## job 6399
Design udp_ipv4_tx, start of the top module:
module udp_ipv4_tx (
    input  wire             ap_clk,
    input  wire             ap_rst_n,
    input  wire  [31:0]     my_ip_addr,
    input  wire   [7:0]     ip_protocol,
    input  wire             s_axis_tx_meta_tvalid,
    output wire             s_axis_tx_meta_tready,
    input  wire [255:0]     s_axis_tx_meta_tdata,
    input  wire             s_axis_tx_data_tvalid,
    output wire             s_axis_tx_data_tready,
    input  wire  [63:0]     s_axis_tx_data_tdata,
    input  wire   [7:0]     s_axis_tx_data_tkeep,
    input  wire             s_axis_tx_data_tlast,
    output wire             m_axis_tx_data_tvalid,
    input  wire             m_axis_tx_data_tready,
    output wire   [63:0]    m_axis_tx_data_tdata,
    output wire    [7:0]    m_axis_tx_data_tkeep,
    output wire             m_axis_tx_data_tlast,
    output wire   [31:0]    datagrams_transmitted
);
clock: 3.1 ns
lec_check: 0
abc_area: 1
cap_margin: 20
cell_pad_in_sites_global_placement: 3
core_margin: 4
core_utilization: 32
max_routing_layer: met4
min_routing_layer: met1
place_density: 0.93
setup_slack_margin: 0.51
slew_margin: 20
run.sh (not shown) runs the stock make flow with config.mk's settings and CLKGATE_MAP_FILE=.
For job 1963, these inputs were changed with respect to job 6399:
Settings: clearing MIN_ROUTING_LAYER, which used to be met1; clearing MAX_ROUTING_LAYER, which used to be met4; swapping 0.51 for -0.1 in SETUP_SLACK_MARGIN; swapping 32 for 72 in CORE_UTILIZATION; swapping 4 for 2 in CORE_MARGIN; clearing ABC_AREA, which used to be 1; clearing CELL_PAD_IN_SITES_GLOBAL_PLACEMENT, which used to be 3; clearing PLACE_DENSITY, which used to be 0.93; swapping 3.1 for 1.17 in the clock period (ns, I/O delays scaled along).
### Flow results
- Flow for job 1963 halted at clock tree synthesis (4_1_cts), error code DPL-0038.
- Going from job 6399 to job 1963, worst setup timing slack at the placement stage shrinks by 2.26 ns.
- From job 6399 to job 1963 the numbers moved as follows: synthesized cell count fell by 216, chip area from the yosys synthesis statistics rose by 0.56%, half-perimeter wire length of the detailed placement result fell by about 5%, core area fell by 0.043 mm^2.
#### Input delta (job 920 over job 1963)
Settings: CTS_CLUSTER_SIZE now 15, previously not set; PLACE_DENSITY now 0.79, previously not set; SETUP_SLACK_MARGIN now -0.23, was -0.1; the clock period (ns, I/O delays scaled along) now 3.16, was 1.17.
==> results <==
None of the runs job 1963 and job 920 ends with a clean layout. FAIL job 1963 @ clock tree synthesis (4_1_cts): tool exited with error. The final report for job 920 shows a completed flow and a layout that fails verification, specifically capacitance limit, slew limit, setup timing. From job 1963 to job 920 the numbers moved as follows: synthesized chip area reported by yosys shows no meaningful change, full die area shows no meaningful change, sequential share of the synthesized area shows no meaningful change, area after synthesis shows no meaningful change. Diff job 920..job 1963 | die boundary width | unchanged. Routability congestion estimate from global placement in job 920 is 0.091 lower than in job 1963. In the tables for job 1963 and job 920, cell area reported after detailed placement reads lower with job 920. Delta (job 920 minus job 1963): number of cells in the design after placement down 275, worst setup slack after placement up 2.00 ns. Estimated wirelength of the detail-placed design down 7.1 mm in job 920 wrt job 1963.
What job 559 does differently from job 920 at the input level:
Settings: PLACE_DENSITY now 0.6, was 0.79; CTS_CLUSTER_SIZE now 50, was 15; the clock period (ns, I/O delays scaled along) now 3.34, was 3.16.
## What came out
Job 559: flow complete, layout not clean; failing: setup timing. [compare] base=job 920 new=job 559: number of iterations in the first detailed-routing pass -9; fraction of area in non-clock buffers dropped 0.43 points; total non-filler cell area in the finished layout -about 2%; via count moved down; met1 wire length decreased by 5.7% relative to the old numbers. Summary of job 559 over job 920: total of plain and repair buffers excluding clock buffers has decreased, global-route usage lower, area added between synthesis and finish went down. Total power delta (job 559 − job 920): favourable. Any difference in cell area after synthesis between job 920 and job 559 is small enough to ignore.

* * *

Starting RTL as in the previous note.
export LEC_CHECK = 0
export CAP_MARGIN = 20
export CELL_PAD_IN_SITES_DETAIL_PLACEMENT = 0
export CELL_PAD_IN_SITES_GLOBAL_PLACEMENT = 0
export CORE_ASPECT_RATIO = 1.24
export CORE_MARGIN = 2
export CORE_UTILIZATION = 70
export CTS_CLUSTER_DIAMETER = 292
export MAX_ROUTING_LAYER = met5
export MIN_ROUTING_LAYER = met1
export PLACE_DENSITY_LB_ADDON = 0.26
export SETUP_SLACK_MARGIN = 0.46
export SLEW_MARGIN = 20
create_clock -name core_clock -period 1.95 [get_ports {ap_clk}]
The first run ended with an error in global routing with DPL-0038.
Rerun with:
CORE_UTILIZATION = 68   (was 70)
CTS_CLUSTER_SIZE = 19   (was not set)
PLACE_DENSITY_LB_ADDON = not set   (was 0.26)
SETUP_SLACK_MARGIN = not set   (was 0.46)
clock period = 3.08 ns   (was 1.95 ns; I/O delays follow)
Result:
- Now the flow finished but failed the layout checks on negative setup slack
- area after synthesis stays the same
- die size is higher by 2.9%
- synthesized cell count does not change
Rerun with:
ABC_AREA = 1   (was not set)
CORE_UTILIZATION = 70   (was 68)
CTS_CLUSTER_SIZE = not set   (was 19)
PLACE_DENSITY_LB_ADDON = 0.26   (was not set)
SETUP_SLACK_MARGIN = -0.09   (was not set)
clock period = 1.82 ns   (was 3.08 ns; I/O delays follow)
=>
- The new run did not get past global routing, error DPL-0038
- synthesized cell count came out higher by about 8%
- area after synthesis came out lower by about 0.55%
- die size came out lower by 3.3%
Rerun with:
CORE_ASPECT_RATIO = 0.94   (was 1.24)
CORE_UTILIZATION = 69   (was 70)
CTS_CLUSTER_SIZE = 19   (was not set)
PLACE_DENSITY_LB_ADDON = not set   (was 0.26)
SETUP_SLACK_MARGIN = -0.19   (was -0.09)
clock period = 2.81 ns   (was 1.82 ns; I/O delays follow)
Effect: Now the flow reached the layout checks and failed them: negative setup slack. Synthesized area is unchanged. Die size grows slightly. Synthesized cell count is unchanged.
Rerun with:
ABC_AREA = 0   (was 1)
CORE_ASPECT_RATIO = 1.24   (was 0.94)
CORE_UTILIZATION = 72   (was 69)
CTS_CLUSTER_DIAMETER = 371   (was 292)
CTS_CLUSTER_SIZE = not set   (was 19)
PLACE_DENSITY = 0.37   (was not set)
SETUP_SLACK_MARGIN = -0.09   (was -0.19)
TNS_END_PERCENT = 5   (was not set)
clock period = 1.66 ns   (was 2.81 ns; I/O delays follow)
The changed run aborted during global routing.
Die area goes down by 3.5%.
Synthesized area went up by 0.56%.
Synthesized cell count came out lower by 7.1%.
Power figures rest on the tool's default switching activity, not on a simulated workload.
